== run 1 ==
// ALU_ft
module ALU_ft (
    input              clk,
    input              rst,
    input      [31:0]  A,
    input      [31:0]  B,
    input      [2:0]   ALUControl,
    output reg [31:0]  Result,
    output reg         Zero,
    output reg         Carry,
    output reg         OverFlow,
    output reg         Negative,
    output reg         fault_detected_out
);
Size in the first run: about 1500 cells after synthesis, about 110 I/O pins, ~13000 um^2 of cells after synthesis.
export LEC_CHECK = 0
export CAP_MARGIN = 40
export CELL_PAD_IN_SITES_DETAIL_PLACEMENT = 2
export CELL_PAD_IN_SITES_GLOBAL_PLACEMENT = 2
export CORE_MARGIN = 2
export CORE_UTILIZATION = 40
export CTS_CLUSTER_DIAMETER = 212
export GPL_ROUTABILITY_DRIVEN = 1
export GPL_TIMING_DRIVEN = 0
export HOLD_SLACK_MARGIN = 0.25
export MIN_ROUTING_LAYER = met2
export SETUP_SLACK_MARGIN = 1.63
export SLEW_MARGIN = 20
export TNS_END_PERCENT = 25
create_clock -name core_clock -period 6.0 [get_ports {clk}]
run.sh (not shown) runs the stock make flow with config.mk's settings and CLKGATE_MAP_FILE=.
Run 1: it failed with a tool error in global routing, so there are no final results.
Input changes introduced in run 2 (baseline for comparison: run 1):
# run 1
export LEC_CHECK = 0
export CAP_MARGIN = 40
export CELL_PAD_IN_SITES_DETAIL_PLACEMENT = 2
export CELL_PAD_IN_SITES_GLOBAL_PLACEMENT = 2
export CORE_MARGIN = 2
export CORE_UTILIZATION = 40
export CTS_CLUSTER_DIAMETER = 212
export GPL_ROUTABILITY_DRIVEN = 1
export GPL_TIMING_DRIVEN = 0
export HOLD_SLACK_MARGIN = 0.25
export MIN_ROUTING_LAYER = met2
export SETUP_SLACK_MARGIN = 1.63
export SLEW_MARGIN = 20
export TNS_END_PERCENT = 25
create_clock -name core_clock -period 6.0 [get_ports {clk}]
# run 2
export LEC_CHECK = 0
export CAP_MARGIN = 20
export CORE_MARGIN = 5
export CORE_UTILIZATION = 40
export CTS_CLUSTER_SIZE = 35
export GPL_TIMING_DRIVEN = 0
export HOLD_SLACK_MARGIN = 0.29
export MAX_ROUTING_LAYER = met4
export MIN_ROUTING_LAYER = met2
export PLACE_DENSITY_LB_ADDON = 0.1
export SLEW_MARGIN = 40
create_clock -name core_clock -period 4.71 [get_ports {clk}]
Run 2 did not finish; a tool error ended it in global routing.
[run 2] routability congestion estimate from global placement fell about 1.1% relative to run 1
Detailed placement HPWL, run 1 and run 2: higher on run 1
[run 2] die span in x rose 6 um relative to run 1
Area of placed instances: run 2 < run 1
Sort run 1 and run 2 by worst setup timing slack at the placement stage, ascending, and run 2 comes first.
Number of cells after detailed placement delta (run 2 -> run 1): insignificant
On post-cts sizing count, the lower figure sits with run 2, not run 1.
Diff run 2..run 1 | register share after synthesis | unchanged
Re standard cell core area: no difference whatsoever between run 2 and run 1.
Compared with run 1, run 2 shows die area higher by 2300 um^2.
> inputs changed (run 2 -> run 3)
# run 2
export LEC_CHECK = 0
export CAP_MARGIN = 20
export CORE_MARGIN = 5
export CORE_UTILIZATION = 40
export CTS_CLUSTER_SIZE = 35
export GPL_TIMING_DRIVEN = 0
export HOLD_SLACK_MARGIN = 0.29
export MAX_ROUTING_LAYER = met4
export MIN_ROUTING_LAYER = met2
export PLACE_DENSITY_LB_ADDON = 0.1
export SLEW_MARGIN = 40
create_clock -name core_clock -period 4.71 [get_ports {clk}]
# run 3
export LEC_CHECK = 0
export CAP_MARGIN = 30
export CORE_MARGIN = 2
export CORE_UTILIZATION = 70
export SETUP_SLACK_MARGIN = 0.24
export SLEW_MARGIN = 30
create_clock -name core_clock -period 1.88 [get_ports {clk}]
## What came out
Run 3 did not finish; a tool error ended it in clock tree synthesis.
Where pre-CTS worst setup slack is concerned, run 2 is outperformed by run 3.
Comparing estimated wirelength of the detail-placed design for run 3 and run 2, the bigger number came from run 2.
What run 3 reported for placed instance area has to be multiplied by 0.844 to get the figure for run 2.
Run 3 vs run 2: height of the die down
Going from run 2 to run 3, the area of the core was found to have gone down by 14000 um^2.
Run 3 vs. run 2: xor/xnor share of the synthesized area was more or less identical, die area went down by 17000 um^2, number of placed instances with taps included went up by 138.

========
Starting RTL as in the previous note.
==> flow/design.v (excerpt) <==
module ALU_ft (
    input              clk,
    input              rst,
    input      [31:0]  A,
    input      [31:0]  B,
    input      [2:0]   ALUControl,
    output reg [31:0]  Result,
    output reg         Zero,
    output reg         Carry,
    output reg         OverFlow,
    output reg         Negative,
    output reg         fault_detected_out
);
    wire [31:0] alu_res;
    wire alu_z, alu_c, alu_v, alu_n;
    ALU u_alu (
        .A(A),
        .B(B),
        .ALUControl(ALUControl),
        .Result(alu_res),
        .Zero(alu_z),
        .Carry(alu_c),
        .OverFlow(alu_v),
        .Negative(alu_n)
    );
    reg [31:0] res_t1;
    reg [31:0] res_t2;
    localparam STAGE1 = 2'b00;
    localparam STAGE2 = 2'b01;
    localparam STAGE3 = 2'b10;
    reg [1:0] state;
    always @(posedge clk or negedge rst) begin
        if (!rst) begin
            state              <= STAGE1;
            fault_detected_out <= 1'b0;
            res_t1             <= 32'b0;
            res_t2             <= 32'b0;
            Result             <= 32'b0;
            Zero               <= 1'b0;
            Carry              <= 1'b0;
            OverFlow           <= 1'b0;
            Negative           <= 1'b0;
        end
        else begin
            case (state)
  ...
Settings: LEC_CHECK=0, ABC_AREA=1, CAP_MARGIN=30, CELL_PAD_IN_SITES_GLOBAL_PLACEMENT=0, CORE_ASPECT_RATIO=0.5, CORE_MARGIN=2, CORE_UTILIZATION=40, CTS_CLUSTER_DIAMETER=257, CTS_CLUSTER_SIZE=89, GPL_TIMING_DRIVEN=0, MAX_ROUTING_LAYER=met4, PLACE_DENSITY_LB_ADDON=0.15, SETUP_SLACK_MARGIN=-0.27, SLEW_MARGIN=30, TNS_END_PERCENT=5; clock period 3.15 ns.
The baseline finished but failed the layout checks on setup timing.
Next try:
- CELL_PAD_IN_SITES_DETAIL_PLACEMENT: default -> 2
- CELL_PAD_IN_SITES_GLOBAL_PLACEMENT: 0 -> 2
- CORE_ASPECT_RATIO: 0.5 -> default
- CORE_MARGIN: 2 -> 4
- CORE_UTILIZATION: 40 -> 55
- CTS_CLUSTER_DIAMETER: 257 -> 302
- CTS_CLUSTER_SIZE: 89 -> 62
- HOLD_SLACK_MARGIN: default -> 0.18
- SETUP_SLACK_MARGIN: -0.27 -> default
- TNS_END_PERCENT: 5 -> default
The new run never finished: it broke off in 3_1_place_gp_skip_io.
Area after synthesis stays the same.
Synthesized cell count does not change.
Die area falls by 23%.
Next try:
- ABC_AREA: 1 -> default
- CELL_PAD_IN_SITES_DETAIL_PLACEMENT: 2 -> default
- CELL_PAD_IN_SITES_GLOBAL_PLACEMENT: 2 -> 0
- CORE_MARGIN: 4 -> 2
- CORE_UTILIZATION: 55 -> 58
- CTS_CLUSTER_DIAMETER: 302 -> default
- CTS_CLUSTER_SIZE: 62 -> default
- GPL_TIMING_DRIVEN: 0 -> default
- HOLD_SLACK_MARGIN: 0.18 -> default
- clock period: 3.15 -> 4.44 ns (I/O delays scaled with it)
Result:
- Now the flow reached the layout checks and failed them: setup timing
- synthesized area went up by 3.8%
- die area went down by 6.4%
- synthesized cell count went down by 23%
Next try:
- CELL_PAD_IN_SITES_GLOBAL_PLACEMENT: 0 -> default
- CORE_UTILIZATION: 58 -> 72
- CTS_CLUSTER_DIAMETER: default -> 348
- CTS_CLUSTER_SIZE: default -> 99
- MAX_ROUTING_LAYER: met4 -> default
- PLACE_DENSITY_LB_ADDON: 0.15 -> default
- clock period: 4.44 -> 3.22 ns (I/O delays scaled with it)
After rerunning: The changed run died in 3_5_place_dp, error DPL-0033; area after synthesis is unchanged; die area came out lower by about 20%; synthesized cell count is unchanged.
Next try:
- CORE_UTILIZATION: 72 -> 65
- CTS_CLUSTER_DIAMETER: 348 -> default
- CTS_CLUSTER_SIZE: 99 -> default
- clock period: 3.22 -> 4.7 ns (I/O delays scaled with it)
What happened: This time the run produced a layout that fails on setup timing; die area came out higher by about 10%; synthesized area is unchanged; synthesized cell count stays the same.
Next try:
- CORE_UTILIZATION: 65 -> 25
- clock period: 4.7 -> 5.66 ns (I/O delays scaled with it)
The new run passed the timing, design-rule and antenna checks.
Worst setup slack is better by 710 ps.
Sequential power fell by about 17%.
Routed wire length fell by about 4%.
Sequential share of layout area rose by 1.1 points.
Total power decreases by 27%.
Non-clock buffer count shrinks by 158.
Design area is lower by about 7%.
Synthesized area is unchanged.
Die size goes up to 2.5 times its value.
Utilization is lower by 56 points.

========
job 2287:
The RTL this note starts from:
==> flow/design.v <==
module ALU(
    input [31:0] A, B,
    input [2:0] ALUControl,
    output Carry, OverFlow, Zero, Negative,
    output [31:0] Result
);
    wire [31:0] B_inv;
    wire [32:0] Sum_result;
    wire is_sub;
    assign is_sub = (ALUControl == 3'b001);
    assign B_inv = is_sub ? ~B : B;
    assign Sum_result = A + B_inv + is_sub;
    reg [31:0] Result_reg;
    reg Cout_reg, OverFlow_reg;
    always @(*) begin
        Result_reg = 32'h0;
        Cout_reg = 1'b0;
        OverFlow_reg = 1'b0;
        case (ALUControl)
            3'b000: begin  
                Result_reg = Sum_result[31:0];
                Cout_reg = Sum_result[32];
                OverFlow_reg = (A[31] == B[31]) && (Result_reg[31] != A[31]);
            end
            3'b001: begin  
                Result_reg = Sum_result[31:0];
                Cout_reg = Sum_result[32];
                OverFlow_reg = (A[31] != B[31]) && (Result_reg[31] != A[31]);
            end
            3'b010: Result_reg = A & B;    
            3'b011: Result_reg = A | B;    
            3'b100: Result_reg = A ^ B;    
            3'b101: Result_reg = ($signed(A) < $signed(B)) ? 32'b1 : 32'b0;  
            3'b110: Result_reg = A << B[4:0];  
            3'b111: Result_reg = A >> B[4:0];  
            default: Result_reg = 32'h0;
        endcase
    end
    assign Result   = Result_reg;
    assign Zero     = (Result_reg == 32'b0);
    assign Negative = Result_reg[31];
    assign Carry    = Cout_reg;
    assign OverFlow = OverFlow_reg;
endmodule
`timescale 1ns / 1ps
module ALU_ft (
    input              clk,
    input              rst,
    input      [31:0]  A,
    input      [31:0]  B,
    input      [2:0]   ALUControl,
    output reg [31:0]  Result,
    output reg         Zero,
    output reg         Carry,
    output reg         OverFlow,
    output reg         Negative,
    output reg         fault_detected_out
);
    wire [31:0] alu_res;
    wire alu_z, alu_c, alu_v, alu_n;
    ALU u_alu (
        .A(A),
        .B(B),
        .ALUControl(ALUControl),
        .Result(alu_res),
        .Zero(alu_z),
        .Carry(alu_c),
        .OverFlow(alu_v),
        .Negative(alu_n)
    );
    reg [31:0] res_t1;
    reg [31:0] res_t2;
    localparam STAGE1 = 2'b00;
    localparam STAGE2 = 2'b01;
    localparam STAGE3 = 2'b10;
    reg [1:0] state;
    always @(posedge clk or negedge rst) begin
        if (!rst) begin
            state              <= STAGE1;
            fault_detected_out <= 1'b0;
            res_t1             <= 32'b0;
            res_t2             <= 32'b0;
            Result             <= 32'b0;
            Zero               <= 1'b0;
            Carry              <= 1'b0;
            OverFlow           <= 1'b0;
            Negative           <= 1'b0;
        end
        else begin
            case (state)
                STAGE1: begin
                    res_t1 <= alu_res;           
                    fault_detected_out <= 1'b0;
                    state <= STAGE2;
                end
                STAGE2: begin
                    res_t2 <= alu_res;           
                    if (res_t2 == res_t1) begin
                        Result   <= alu_res;
                        Zero     <= alu_z;
                        Carry    <= alu_c;
                        OverFlow <= alu_v;
                        Negative <= alu_n;
                        state    <= STAGE1;
                    end
                    else begin
                        fault_detected_out <= 1'b1;
                        state <= STAGE3;
                    end
                end
                STAGE3: begin
                    Result   <= alu_res;
                    Zero     <= alu_z;
                    Carry    <= alu_c;
                    OverFlow <= alu_v;
                    Negative <= alu_n;
                    state <= STAGE1;
                end
            endcase
        end
    end
endmodule
Settings: LEC_CHECK=0, CAP_MARGIN=30, CORE_ASPECT_RATIO=0.5, CORE_MARGIN=2, CORE_UTILIZATION=64, CTS_CLUSTER_DIAMETER=354, CTS_CLUSTER_SIZE=98, PLACE_DENSITY=0.35, SETUP_SLACK_MARGIN=0.56, SLEW_MARGIN=30; clock period 2.51 ns.
No final results exist for job 2287, since it was stopped by error GRT-0116 during global routing (5_1_grt).
Edits applied to the flow inputs when going from job 2287 to job 1636:
- CTS_CLUSTER_DIAMETER: 354 -> unset
- SETUP_SLACK_MARGIN: 0.56 -> -0.34
- CORE_ASPECT_RATIO: 0.5 -> unset
- CORE_UTILIZATION: 64 -> 65
- PLACE_DENSITY: 0.35 -> unset
- CTS_CLUSTER_SIZE: 98 -> 37
- the clock period (ns, I/O delays scaled along): 2.51 -> 4.45
### Flow results
For synthesized cell count, job 1636 and job 2287 come out practically identical. In job 1636, the core utilization before placement came out 0.86 points above the value in job 2287. Status job 1636: flow complete, layout not clean - negative setup slack. Looking at job 1636 and job 2287, the number of clock buffers inserted by TritonCTS is a wash. Count of buffers added by post-CTS timing repair for setup: job 1636 vs job 2287 down 36. Job 1636 vs. job 2287: average footprint of a synthesized cell essentially unchanged, horizontal die dimension shows a reduction of about 30%.
Changes in job 3319 relative to job 1636:
- a change of CTS_CLUSTER_SIZE from 37 to 98
- a change of CORE_UTILIZATION from 65 to 59
- an added CTS_CLUSTER_DIAMETER of 354
- an added PLACE_DENSITY of 0.36
- a change of SETUP_SLACK_MARGIN from -0.34 to 0.56
- a change of the clock period (ns, I/O delays scaled along) from 4.45 to 2.51
Findings:
- Job 3319 did not finish: a tool error stopped it during global routing (5_1_grt).
- Job 3319 -> job 1636: register share after synthesis delta 0, exact match
- In job 3319, the post-DP HPWL came out 6.9% above the value in job 1636.
- From job 1636 to job 3319 the numbers moved as follows: number of cells in the yosys synthesis report stayed essentially flat; total number of placement rows shows an increase of 2; global placement routability congestion decreased 2.9%; xor-xnor portion of the synthesized cell area level; die area grew by 9.9%.
- Lower placed cell area among job 1636 and job 3319: job 1636
- Compared with job 1636, job 3319 shows die height that has gone up by a few percent.
- Re synthesized cell count: no difference whatsoever between job 3319 and job 1636.
Here is what was changed in the inputs of job 6642 compared with job 3319.
- SETUP_SLACK_MARGIN: 0.56 -> unset
- CORE_UTILIZATION: 59 -> 63
- PLACE_DENSITY: 0.36 -> unset
- CTS_CLUSTER_DIAMETER: 354 -> 332
- CTS_CLUSTER_SIZE: 98 -> 100
- the clock period (ns, I/O delays scaled along): 2.51 -> 6.0
## What came out
- Job 6642: flow completed, timing, DRC and antenna clean
- On area of the placeable core, job 6642 does better than job 3319.
- Number of cells in the design after placement went down by more than 10% going from job 3319 to job 6642.
- Comparing the two runs side by side, job 6642 comes out ahead of job 3319 on estimated wirelength of the detail-placed design.
- Going from job 3319 to job 6642, minimum setup slack after placement higher; fraction of the core area occupied by cells at floorplan grew by 4.3 points; post-CTS setup-driven buffer insertion count fell by 38.
- As far as post-synthesis share of cell area spent on and-or and or-and gates goes, job 3319 and job 6642 are indistinguishable; the numbers are identical.
- Of job 6642 and job 3319, job 6642 shows the lower number of instances resized during post-cts repair, with job 3319 above it.
- Job 6642 against job 3319; floorplan die width is down by a few percent.
- Re boundary pin count: no difference whatsoever between job 6642 and job 3319.
- Looking at die height, job 6642 sits 3.1% lower than job 3319 does.
Power is estimated from default activity; no workload was simulated.
